## LSTM
module LSTM(clk, Of, En, Ci, Cip, In, Ui, Uf, Uk, Uo, Wi, Wk, Wf, Wo, Vo, Bi, Bo, Bf, Bk, PrevH, Cout, Hout);
For scale: roughly 1800 cells after synthesis, about 32 flip-flops, about 150 I/O pins, ~0.016 sq mm of cells after synthesis.
==> flow/config.mk <==
export PLATFORM = sky130hd
export DESIGN_NAME = LSTM
export DESIGN_NICKNAME = LSTM
export VERILOG_FILES = /design/flow/design.v
export SDC_FILE = /design/flow/constraint.sdc
export NUM_CORES = 4
export LEC_CHECK = 0
export CAP_MARGIN = 20
export CORE_MARGIN = 2
export CORE_UTILIZATION = 68
export GPL_ROUTABILITY_DRIVEN = 0
export SLEW_MARGIN = 20
export TNS_END_PERCENT = 80
==> flow/constraint.sdc <==
create_clock -name core_clock -period 45.0 [get_ports {clk}]
set_input_delay 9.0000 -clock core_clock [delete_from_list [all_inputs] [get_ports {clk}]]
set_output_delay 9.0000 -clock core_clock [all_outputs]
set_load 0.01 [all_outputs]
run.sh (not shown) runs the stock make flow with config.mk's settings and CLKGATE_MAP_FILE=.
==> next run, changes <==
CELL_PAD_IN_SITES_GLOBAL_PLACEMENT = 2   (was not set)
CORE_UTILIZATION = 40   (was 68)
GPL_ROUTABILITY_DRIVEN = not set   (was 0)
GPL_TIMING_DRIVEN = 0   (was not set)
PLACE_DENSITY = 0.64   (was not set)
TNS_END_PERCENT = not set   (was 80)
Cell area came out higher by 2.5%.
Count of clock-buffer cells in the layout grows by 1.
Setup slack is better by 0.15 ns.
Wire length climbs by 18%.

* * *

Setup of v4:
LSTM again, from the RTL that the note above started with.
Design LSTM, start of the top module:
module LSTM(clk, Of, En, Ci, Cip, In, Ui, Uf, Uk, Uo, Wi, Wk, Wf, Wo, Vo, Bi, Bo, Bf, Bk, PrevH, Cout, Hout);
clock: 36.7 ns
lec_check: 0
cap_margin: 20
core_margin: 2
core_utilization: 65
slew_margin: 20
In v4 the implementation ran to completion but is not tape-out ready, as the final checks report negative setup slack.
Input-level comparison between v12 and v4:
- CORE_UTILIZATION: 65 -> 68
- ABC_AREA: unset -> 1
- the clock period (ns, I/O delays scaled along): 36.7 -> 34.6
Findings:
In the flow results for v4 and v12, the total negative setup slack is smaller on v12. Of v4 and v12, none finishes clean. Ran to the end and failed final checks on negative setup slack: v12. Taking v4 as the reference point, the area added between synthesis and finish of v12 falls by 1.4 points. In the reports for v4 and v12, the smaller synthesized-area fraction occupied by and/or/nand/nor cells belongs to v4. Cell total in the yosys stat output was higher in v12 than in v4. v4 was smaller in final cell area than v12.
What v26 does differently from v12 at the input level:
- a deleted ABC_AREA that had been 1
- a change of CORE_UTILIZATION from 68 to 36
- a change of the clock period (ns, I/O delays scaled along) from 34.6 to 47.0
Results
- Every stage of the flow completed for v26, and the final layout passed the timing, DRC and antenna checks.
- The flow for v12 finished, though final verification flagged negative setup slack.
- Measured against v12, the number of library cell types mapped by synthesis of v26 comes out at 1.18 times the reference value.
- Delta (v26 minus v12): non-clock buffer instance count of the final layout lost 85; register-to-register slack went up 11.11 ns; total non-filler cell area in the finished layout lower.
Modified inputs, v15 compared to v26
- an added CTS_CLUSTER_SIZE of 97
- a change of CORE_UTILIZATION from 36 to 68
- an added PLACE_DENSITY of 0.37
- a change of the clock period (ns, I/O delays scaled along) from 47.0 to 41.1
- The global-route usage number comes out lower for v26 vs v15.
- Delta (v15 minus v26): net count of the finished layout held steady; number of fillers in the final layout now smaller.
- v26 → v15: worst setup slack moved down; floorplan row count moved down.
- v15 vs v26, uppermost metal layer occupied by signal nets: met4 vs met5
- v15 against v26: count of non-CTS buffers in the layout shows an increase of 3; total negative setup slack shows a reduction of 1.00 ns; flip-flop and latch share of the layout cell area shows no meaningful change.
- Ran to the end and failed final checks on negative setup slack: v15.

* * *

job 7596:
LSTM again, from the RTL that the note above started with.
clock: 24.9 ns
lec_check: 0
abc_area: 1
cap_margin: 20
core_margin: 2
core_utilization: 68
cts_cluster_diameter: 346
cts_cluster_size: 97
place_density: 0.37
setup_slack_margin: -2.0
slew_margin: 20
tns_end_percent: 15
The final report for job 7596 shows a completed flow and a layout that fails verification, specifically setup timing.
Changes in job 8200 relative to job 7596:
- a deleted TNS_END_PERCENT that had been 15
- a deleted CTS_CLUSTER_DIAMETER that had been 346
- a deleted ABC_AREA that had been 1
- a change of CORE_UTILIZATION from 68 to 40
- a deleted CTS_CLUSTER_SIZE that had been 97
- a deleted SETUP_SLACK_MARGIN that had been -2.0
- a deleted PLACE_DENSITY that had been 0.37
- a change of the clock period (ns, I/O delays scaled along) from 24.9 to 45.0
==> comparison <==
Compare job 8200 and job 7596 | chip area in the Yosys report higher: job 7596. Comparing job 8200 and job 7596, the lower synthesized cell count was measured on job 8200. Having completed the whole flow, job 8200 delivered a layout that passed the timing, DRC and antenna checks. The run with more routed wire is job 7596, not job 8200.
> inputs changed (job 8200 -> job 9582)
- TNS_END_PERCENT: unset -> 5
- CTS_CLUSTER_SIZE: unset -> 100
- CORE_MARGIN: 2 -> 10
- CORE_ASPECT_RATIO: unset -> 0.5
- CORE_UTILIZATION: 40 -> 59
- SETUP_SLACK_MARGIN: unset -> -2.0
## What came out
- Although job 9582 finished all stages, its layout failed final checks on setup timing.
- For job 8200, the highest metal layer with signal wires was met5, unlike job 9582, where it was met4.
- [compare] base=job 8200 new=job 9582: synthesized cell count essentially unchanged; multi-input logic area decreased 0.88%; setup slack at placement decreased 0.25 ns.
Input-level comparison between job 838 and job 9582:
- swapping 10 for 2 in CORE_MARGIN
- clearing SETUP_SLACK_MARGIN, which used to be -2.0
- clearing CORE_ASPECT_RATIO, which used to be 0.5
- putting HOLD_SLACK_MARGIN at 0.28 where nothing was set
- putting GPL_ROUTABILITY_DRIVEN at 0 where nothing was set
Findings:
Job 838 ended with every stage complete and zero timing, DRC or antenna violations. Taking job 9582 as the reference, in job 838 final worst setup slack went up; wire length of the first global-routing pass went down. Core region area shrinks slightly when moving from job 9582 to job 838. Job 838 vs. job 9582: logic area shows an increase of 140 sq um; clock distribution area overhead in the final layout held steady; wire length on met2 shrank by about 5.5%; final number of setup-violating endpoints saw a decrease; register share of the cell area barely changed.
Here is what was changed in the inputs of job 7451 compared with job 838.
- changing CORE_UTILIZATION from 59 to 60
- removing GPL_ROUTABILITY_DRIVEN (formerly 0)
- removing CTS_CLUSTER_SIZE (formerly 100)
- removing TNS_END_PERCENT (formerly 5)
- removing HOLD_SLACK_MARGIN (formerly 0.28)
- changing the clock period (ns, I/O delays scaled along) from 45.0 to 20.1
[summary]
- Job 7451 has die area below what job 838 had.
- Number of standard cells in the final layout excluding fillers, job 7451 and job 838: smaller value in job 838
- Between job 7451 and job 838, the routed wire length is lower for job 838.
- Job 7451 had finished all stages when the layout checks came back failing, citing setup timing.
- Job 838 vs job 7451, source of the critical timing path: In[6] vs Wf[4]
- Number of setup violations in the final report, job 7451 and job 838: lower on job 838
> inputs changed (job 7451 -> job 4776)
- CORE_UTILIZATION: 60 -> 35
- the clock period (ns, I/O delays scaled along): 20.1 -> 63.1
==> comparison <==
Going from job 7451 to job 4776, number of signal-net buffers in the layout shrank by more than a quarter. Cell area | job 4776 vs job 7451 | job 4776 smaller. Of job 4776 and job 7451, the run reporting the higher wire length on met1 was job 4776. Job 4776 finished every step from synthesis to the final layout, and the layout passed the timing, DRC and antenna checks. Layout checks on job 7451: not met. Flow itself completed; violations: setup timing.

* * *

LSTM again, from the RTL that the note above started with.
export LEC_CHECK = 0
export CAP_MARGIN = 20
export CORE_MARGIN = 2
export CORE_UTILIZATION = 71
export CTS_CLUSTER_SIZE = 37
export SETUP_SLACK_MARGIN = 4.53
export SLEW_MARGIN = 20
create_clock -name core_clock -period 36.9 [get_ports {clk}]
The first run ran to the end with violations: negative setup slack.
==> next run, changes <==
--- a/flow/config.mk
+++ b/flow/config.mk
@@ -10,3 +10 @@
-export CORE_UTILIZATION = 71
-export CTS_CLUSTER_SIZE = 37
-export SETUP_SLACK_MARGIN = 4.53
+export CORE_UTILIZATION = 36
==> flow/constraint.sdc (replaced) <==
create_clock -name core_clock -period 44.2 [get_ports {clk}]
set_input_delay 8.8400 -clock core_clock [delete_from_list [all_inputs] [get_ports {clk}]]
set_output_delay 8.8400 -clock core_clock [all_outputs]
set_load 0.01 [all_outputs]
The changed run ran to the end with no violations.
Setup slack gets better by 3.6 ns.
Clock-buffer cell count is unchanged.
Hold slack gains 0.063 ns.
Clock skew went up by 0.0052 ns.
Core utilization decreases by 42 points.
Die area came out higher by 94%.
First-iteration DRC count rises by 1.3%.
Synthesized cell count stays the same.
Register-to-register slack gains 6.8 ns.
==> next run, changes <==
--- a/flow/config.mk
+++ b/flow/config.mk
@@ -10 +10,2 @@
-export CORE_UTILIZATION = 36
+export CORE_UTILIZATION = 59
+export CTS_CLUSTER_SIZE = 100
@@ -11,0 +13 @@
+export TNS_END_PERCENT = 5
==> flow/constraint.sdc (replaced) <==
create_clock -name core_clock -period 45.0 [get_ports {clk}]
set_input_delay 9.0000 -clock core_clock [delete_from_list [all_inputs] [get_ports {clk}]]
set_output_delay 9.0000 -clock core_clock [all_outputs]
set_load 0.01 [all_outputs]
The changed run finished with timing, DRC and antenna clean.
Flip-flop count stays the same.
Non-clock buffer count came out lower by 16.
Global-route usage came out higher by 9.1 points.
Worst setup slack improved by 0.35 ns.
Routed wire length came out lower by a little under a tenth.
Final area came out lower by a few percent.
Synthesized area does not change.
==> next run, changes <==
--- a/flow/config.mk
+++ b/flow/config.mk
@@ -10,2 +10 @@
-export CORE_UTILIZATION = 59
-export CTS_CLUSTER_SIZE = 100
+export CORE_UTILIZATION = 58
==> flow/constraint.sdc (replaced) <==
create_clock -name core_clock -period 36.7 [get_ports {clk}]
set_input_delay 7.3400 -clock core_clock [delete_from_list [all_inputs] [get_ports {clk}]]
set_output_delay 7.3400 -clock core_clock [all_outputs]
set_load 0.01 [all_outputs]
=> Now the flow finished but fails on negative setup slack; wire length is lower slightly; sequential share of layout area barely changes; design area is higher by a few percent; cell count is higher by a few percent.
